==> run P: inputs <==
==> flow/design.v <==
module control_unit (
    input wire clk,
    input wire reset,
    input wire [3:0] opcode,
    input wire zero_flag,
    input wire carry_flag,
    output reg pc_inc,
    output reg pc_load,
    output reg ir_load,
    output reg acc_load,
    output reg mar_load,
    output reg mdr_load,
    output reg addr_sel,
    output reg mem_write
);
    localparam [2:0] 
        FETCH     = 3'b000,
        DECODE    = 3'b001,
        EXECUTE   = 3'b010,
        MEM_READ  = 3'b011,
        MEM_WRITE = 3'b100;
    reg [2:0] current_state, next_state;
    always @(posedge clk or posedge reset) begin
        if (reset)
            current_state <= FETCH;
        else
            current_state <= next_state;
    end
    always @(*) begin
        next_state = current_state;  
        case (current_state)
            FETCH: next_state = DECODE;
            DECODE: next_state = EXECUTE;
            EXECUTE: begin
                case (opcode)
                    4'b0001, 4'b0010, 4'b0011: next_state = MEM_READ;  
                    4'b0100: next_state = MEM_READ;   
                    4'b0101: next_state = MEM_WRITE;  
                    4'b1001: next_state = FETCH;      
                    4'b1010: next_state = FETCH;      
                    4'b1011: next_state = FETCH;      
                    default: next_state = FETCH;
                endcase
            end
            MEM_READ: next_state = FETCH;
            MEM_WRITE: next_state = FETCH;
            default: next_state = FETCH;
        endcase
    end
always @(*) begin
    pc_inc = 1'b0;
    pc_load = 1'b0;
    ir_load = 1'b0;
    acc_load = 1'b0;
    mar_load = 1'b0;
    mdr_load = 1'b0;
    addr_sel = 1'b0;
    mem_write = 1'b0;
    case (current_state)
        FETCH: begin
            pc_inc = 1'b1;
            ir_load = 1'b1;
        end
        DECODE: begin
            mar_load = 1'b1;
        end
        EXECUTE: begin
            case (opcode)
                4'b0101: begin   
                    mdr_load = 1'b1;
                end
                4'b0110: begin   
                    acc_load = 1'b1;
                end
                4'b0111: begin   
                    acc_load = 1'b1;
                end
                4'b1000: begin   
                    acc_load = 1'b1;
                end
                4'b1001: begin   
                    pc_load = 1'b1;
                end
                4'b1010: begin   
                    pc_load = zero_flag;
                end
                4'b1011: begin   
                    pc_load = carry_flag;
                end
                default: begin   
                end
            endcase
        end
        MEM_READ: begin   
            addr_sel = 1'b1;
            acc_load = 1'b1;
        end
        MEM_WRITE: begin
            addr_sel = 1'b1;
            mem_write = 1'b1;
        end
    endcase
end
endmodule
module datapath (
    input wire clk,
    input wire reset,
    input wire [7:0] data_in,
    input wire pc_inc,
    input wire pc_load,
    input wire ir_load,
    input wire acc_load,
    input wire mar_load,
    input wire mdr_load,
    input wire addr_sel,
    output reg [7:0] instruction,
    output reg [3:0] opcode,
    output reg [3:0] operand,
    output reg [7:0] alu_result,
    output reg zero_flag,
    output reg carry_flag,
    output reg [7:0] data_out,
    output reg [7:0] address
);
    reg [7:0] pc;         
    reg [7:0] acc;        
    reg [7:0] mar;        
    reg [7:0] mdr;        
    reg       carry;      
    reg [8:0] alu_temp;   
    always @(posedge clk or posedge reset) begin
        if (reset)
            instruction <= 8'b0;
        else if (ir_load)
            instruction <= data_in;
    end
    always @(*) begin
        opcode = instruction[7:4];
        operand = instruction[3:0];
    end
    always @(posedge clk or posedge reset) begin
        if (reset)
            pc <= 8'b0;
        else if (pc_load)
            pc <= {4'b0, operand};   
        else if (pc_inc)
            pc <= pc + 1;            
    end
    always @(posedge clk or posedge reset) begin
        if (reset) begin
            acc <= 8'b0;
            carry <= 1'b0;
        end else if (acc_load) begin
            acc <= alu_result;
            carry <= alu_temp[8];
        end
    end
    always @(posedge clk or posedge reset) begin
        if (reset)
            mar <= 8'b0;
        else if (mar_load)
            mar <= {4'b0, operand};  
    end
    always @(posedge clk or posedge reset) begin
        if (reset)
            mdr <= 8'b0;
        else if (mdr_load)
            mdr <= acc;  
    end
    always @(*) begin
        alu_temp = 9'b0;
        case (opcode)
            4'b0001: alu_temp = {1'b0, acc} + {1'b0, data_in};  
            4'b0010: alu_temp = {1'b0, acc} - {1'b0, data_in};  
            4'b0011: alu_temp = acc & data_in;                  
            4'b0100: alu_temp = data_in;                        
            4'b0110: alu_temp = ~{1'b0, acc};                   
            4'b0111: alu_temp = {acc, 1'b0};                    
            4'b1000: alu_temp = {1'b0, acc[7:1]};               
            default: alu_temp = {1'b0, acc};
        endcase
        alu_result = alu_temp[7:0];
        carry_flag = carry;
        zero_flag = (acc == 8'b0);
    end
    always @(*) begin
        data_out = mdr;
        address = (addr_sel) ? mar : pc;
    end
endmodule
module cpu_8bit (
    input wire clk,
    input wire reset,
    input wire [7:0] data_in,
    output wire [7:0] data_out,
    output wire [7:0] address,
    output wire mem_write
);
    wire [7:0] instruction;
    wire [3:0] opcode;
    wire [3:0] operand;
    wire [7:0] alu_result;
    wire zero_flag;
    wire carry_flag;
    wire pc_inc;
    wire pc_load;
    wire ir_load;
    wire acc_load;
    wire mar_load;
    wire mdr_load;
    wire addr_sel;
    control_unit ctrl (
        .clk(clk),
        .reset(reset),
        .opcode(opcode),
        .zero_flag(zero_flag),
        .carry_flag(carry_flag),
        .pc_inc(pc_inc),
        .pc_load(pc_load),
        .ir_load(ir_load),
        .acc_load(acc_load),
        .mar_load(mar_load),
        .mdr_load(mdr_load),
        .addr_sel(addr_sel),
        .mem_write(mem_write)
    );
    datapath dp (
        .clk(clk),
        .reset(reset),
        .data_in(data_in),
        .pc_inc(pc_inc),
        .pc_load(pc_load),
        .ir_load(ir_load),
        .acc_load(acc_load),
        .mar_load(mar_load),
        .mdr_load(mdr_load),
        .addr_sel(addr_sel),
        .instruction(instruction),
        .opcode(opcode),
        .operand(operand),
        .alu_result(alu_result),
        .zero_flag(zero_flag),
        .carry_flag(carry_flag),
        .data_out(data_out),
        .address(address)
    );
endmodule
==> flow/run.sh <==
#!/bin/bash
# the make line also repeats each setting of config.mk as NAME=value (left out here)
make -C /OpenROAD-flow-scripts/flow DESIGN_CONFIG=/design/flow/config.mk WORK_HOME=/design/flow/orfs CLKGATE_MAP_FILE= finish
==> flow/config.mk <==
export PLATFORM = sky130hd
export DESIGN_NAME = cpu_8bit
export DESIGN_NICKNAME = cpu_8bit
export VERILOG_FILES = /design/flow/design.v
export SDC_FILE = /design/flow/constraint.sdc
export NUM_CORES = 4
export LEC_CHECK = 0
export ABC_AREA = 1
export CAP_MARGIN = 0
export CORE_MARGIN = 2
export CORE_UTILIZATION = 71
export CTS_CLUSTER_DIAMETER = 244
export CTS_CLUSTER_SIZE = 32
export SETUP_SLACK_MARGIN = -0.17
export SLEW_MARGIN = 20
==> flow/constraint.sdc <==
create_clock -name core_clock -period 2.02 [get_ports {clk}]
set_input_delay 0.4040 -clock core_clock [delete_from_list [all_inputs] [get_ports {clk}]]
set_output_delay 0.4040 -clock core_clock [all_outputs]
set_load 0.01 [all_outputs]
==> run H: changes against run P <==
ABC_AREA = default   (was 1)
CAP_MARGIN = 20   (was 0)
CORE_UTILIZATION = 72   (was 71)
CTS_CLUSTER_DIAMETER = 105   (was 244)
CTS_CLUSTER_SIZE = 47   (was 32)
PLACE_DENSITY = 0.36   (was default)
SETUP_SLACK_MARGIN = default   (was -0.17)
==> flow/constraint.sdc (replaced) <==
create_clock -name core_clock -period 3.33 [get_ports {clk}]
set_input_delay 0.6660 -clock core_clock [delete_from_list [all_inputs] [get_ports {clk}]]
set_output_delay 0.6660 -clock core_clock [all_outputs]
set_load 0.01 [all_outputs]
==> impl_metrics.env <==
# flow metrics
export IMPL_outcome="stopped before the end"
export IMPL_chip_area_um2=4423
export IMPL_stop_stage="5_1_grt"
export IMPL_tool_error="[ERROR DPL-0038] Utilization greater than 100%, impossible to legalize"
-- figures above: run P

==> impl_metrics.env <==
# source this file to load flow results
export IMPL_power_mw=3.277
export IMPL_outcome="complete, no violations"
export IMPL_critPathLaunch="data_in[4]"
export IMPL_chip_area_um2=4491
-- figures above: run H

